## build 57
## top_cmd_uart
module top_cmd_uart #(
    parameter integer CLOCK_FREQ = 100_000_000,
    parameter integer BAUD_RATE  = 115200
)(
    input  logic       clk,
    input  logic       reset,
    input  logic       RxD,
    output logic       TxD,
    output logic [7:0] led
);
    logic [7:0] rx_byte;
    logic       rx_valid;
    Rx #(
        .clk_freq  (CLOCK_FREQ),
        .baud_rate (BAUD_RATE)
    ) u_rx (
        .clk_fpga   (clk),
        .reset      (reset),
        .RxD        (RxD),
        .RxData     (rx_byte),
        .data_valid (rx_valid)
    );
    logic [7:0] tx_data;
    logic       tx_start;
    logic       tx_free;
    Tx #(
        .CLOCK_FREQ (CLOCK_FREQ),
        .BAUD_RATE  (BAUD_RATE)
    ) u_tx (
        .clk    (clk),
        .reset  (reset),
        .ready  (tx_start),
        .tx_data(tx_data),
        .TxD    (TxD),
        .tdre   (tx_free)
    );
    logic       cmd_ready;
    logic       seq_sel;      
    logic [7:0] n_value;
    logic       cmd_ack;
    command_parser u_parser (
        .clk      (clk),
        .reset    (reset),
        .rx_byte  (rx_byte),
        .rx_valid (rx_valid),
        .cmd_ack  (cmd_ack),
        .cmd_ready(cmd_ready),
        .seq_sel  (seq_sel),
        .n_value  (n_value)
    );
    logic        pad_start, pad_done;
    logic [31:0] pad_res;
    padovan_unit u_pad (
        .clk    (clk),
        .reset  (reset),
        .start  (pad_start),
        .n      (n_value),
        .result (pad_res),
        .done   (pad_done)
  ...
For scale: roughly 300 flip-flops, roughly 12 I/O pins.
Settings: LEC_CHECK=0, ABC_AREA=1, CAP_MARGIN=5, CELL_PAD_IN_SITES_DETAIL_PLACEMENT=0, CORE_MARGIN=2, CORE_UTILIZATION=72, CTS_CLUSTER_SIZE=21, GPL_ROUTABILITY_DRIVEN=1, GPL_TIMING_DRIVEN=1, MAX_ROUTING_LAYER=met5, PLACE_DENSITY_LB_ADDON=0.15, SETUP_SLACK_MARGIN=-0.13, SLEW_MARGIN=40; clock period 2.35 ns.
run.sh (not shown) runs the stock make flow with config.mk's settings and CLKGATE_MAP_FILE=.
Final checks on build 57, whose flow otherwise completed, came back failing, citing setup timing.
Setup changes, build 57 to build 79
- CAP_MARGIN changed from 5 to 20
- CELL_PAD_IN_SITES_DETAIL_PLACEMENT removed (was 0)
- PLACE_DENSITY_LB_ADDON removed (was 0.15)
- CTS_CLUSTER_SIZE changed from 21 to 15
- MAX_ROUTING_LAYER removed (was met5)
- GPL_ROUTABILITY_DRIVEN removed (was 1)
- SETUP_SLACK_MARGIN changed from -0.13 to -0.19
- ABC_AREA removed (was 1)
- GPL_TIMING_DRIVEN removed (was 1)
- the clock period (ns, I/O delays scaled along) changed from 2.35 to 2.25
### Flow results
Lower area fraction in and, or, nand and nor cells after synthesis goes to build 79 over build 57.
Build 57 -> build 79: first-iteration DRC count increased by more than a quarter
Build 57 finished all stages; layout check result: FAIL, due to setup timing.
Build 79 finished all stages; however, its layout fails the closing checks, the failures being setup timing.
Delta (build 79 minus build 57): full die area decreased by 5.7% relative to the old numbers, post-synthesis to final-layout area growth rose 13 points, part of the power in combinational logic rose by 2.8 points, yosys synthesis chip area saw a decrease, clock slew at the register clock pins of the worst setup and hold paths held steady.
Sum of routed wire length over all layers: build 79 and build 57 compared, lower one is build 57
## Diff of input files: build 12 against build 79
- SETUP_SLACK_MARGIN removed (was -0.19)
- PLACE_DENSITY_LB_ADDON newly set to 0.0
- SLEW_MARGIN changed from 40 to 20
- CTS_CLUSTER_SIZE removed (was 15)
### Flow results
Flow for build 12 halted at 5_1_grt, error code DPL-0033. Build 79 finished every stage; the final checks, however, were not passed, the failures being setup timing. Build 79 -> build 12: count of port buffers added during placement delta 0, exact match. As far as synthesized cell count is concerned, build 12 and build 79 perform about the same. The lower final estimated routing congestion in global placement of build 79 and build 12 is in build 12. On count of cells resized by post-cts repair: between build 79 and build 12, it ends up lower for build 79.

========
== garnet ==
Starting RTL as in the previous note.
clock: 6.53 ns
lec_check: 0
abc_area: 1
cap_margin: 30
cell_pad_in_sites_detail_placement: 1
cell_pad_in_sites_global_placement: 2
core_aspect_ratio: 0.65
core_margin: 9
core_utilization: 33
cts_cluster_diameter: 341
cts_cluster_size: 22
gpl_routability_driven: 0
gpl_timing_driven: 1
max_routing_layer: met4
min_routing_layer: met2
place_density_lb_addon: 0.15
setup_slack_margin: 1.01
slew_margin: 25
tns_end_percent: 10
### garnet -> amber
# garnet
export LEC_CHECK = 0
export ABC_AREA = 1
export CAP_MARGIN = 30
export CELL_PAD_IN_SITES_DETAIL_PLACEMENT = 1
export CELL_PAD_IN_SITES_GLOBAL_PLACEMENT = 2
export CORE_ASPECT_RATIO = 0.65
export CORE_MARGIN = 9
export CORE_UTILIZATION = 33
export CTS_CLUSTER_DIAMETER = 341
export CTS_CLUSTER_SIZE = 22
export GPL_ROUTABILITY_DRIVEN = 0
export GPL_TIMING_DRIVEN = 1
export MAX_ROUTING_LAYER = met4
export MIN_ROUTING_LAYER = met2
export PLACE_DENSITY_LB_ADDON = 0.15
export SETUP_SLACK_MARGIN = 1.01
export SLEW_MARGIN = 25
export TNS_END_PERCENT = 10
create_clock -name core_clock -period 6.53 [get_ports {clk}]
# amber
export LEC_CHECK = 0
export CAP_MARGIN = 20
export CORE_MARGIN = 2
export CORE_UTILIZATION = 58
export SLEW_MARGIN = 20
create_clock -name core_clock -period 5.67 [get_ports {clk}]
[summary]
amber: done, clean on timing, DRC and antenna
From garnet to amber the numbers moved as follows: full die area dropped 29000 sq um, met2 global-route usage rose 13 points, design area -3.9%.
Count of flip-flops and latches came out exactly the same in garnet and amber.
garnet -> amber: total power increased by more than a quarter
Register area: garnet vs amber, no meaningful difference
amber vs garnet, instance count: amber lower
On clock skew: between garnet and amber, it ends up lower for amber.
Logic share of the area sits higher in amber than in garnet.
Compared with garnet, amber shows filler cell count that has gone down by more than half.
Modified inputs, onyx compared to amber
# amber
export LEC_CHECK = 0
export CAP_MARGIN = 20
export CORE_MARGIN = 2
export CORE_UTILIZATION = 58
export SLEW_MARGIN = 20
create_clock -name core_clock -period 5.67 [get_ports {clk}]
# onyx
export LEC_CHECK = 0
export CAP_MARGIN = 20
export CORE_MARGIN = 2
export CORE_UTILIZATION = 40
export SLEW_MARGIN = 20
create_clock -name core_clock -period 4.72 [get_ports {clk}]
Results
NOTE: combinational logic power in onyx exceeds that of amber. Placeable core area in onyx vs amber: up 45%. For share of the yosys chip area belonging to registers, amber and onyx come out practically identical. Of onyx and amber, the higher count of clock-buffer cells in the layout belongs to amber. In terms of worst hold slack across all endpoints, onyx and amber differ only marginally. Switching power total: onyx > amber. Relative to amber, the filler cell count in the final layout of onyx is higher by about 70%. Clock period minus final worst setup slack: onyx lower than amber. Between onyx and amber, the buffer count excluding the clock tree in the final layout is lower for amber.
The inputs of xenon differ from those of onyx as listed below.
# onyx
export LEC_CHECK = 0
export CAP_MARGIN = 20
export CORE_MARGIN = 2
export CORE_UTILIZATION = 40
export SLEW_MARGIN = 20
create_clock -name core_clock -period 4.72 [get_ports {clk}]
# xenon
export LEC_CHECK = 0
export CAP_MARGIN = 20
export CORE_MARGIN = 2
export CORE_UTILIZATION = 71
export SETUP_SLACK_MARGIN = -0.19
export SLEW_MARGIN = 20
create_clock -name core_clock -period 2.25 [get_ports {clk}]
## What came out
- Although xenon finished all stages, its layout failed final checks on setup timing.
- Non-clock buffer count came out higher on xenon than on onyx.
- Delta (xenon minus onyx): cell internal power dissipation went up, final critical delay including setup and external delays now smaller, fraction of power consumed by sequential logic shows an increase of 0.5 points.
- Total power of xenon is higher than that of onyx.
- Where maximum frequency is concerned, onyx is outperformed by xenon.
- Higher clock network fraction of total power was reported by onyx, not xenon.
- Detailed-route wire length per cell ended up 5.4 um higher on xenon than on onyx.
Power is estimated from default activity; no workload was simulated.
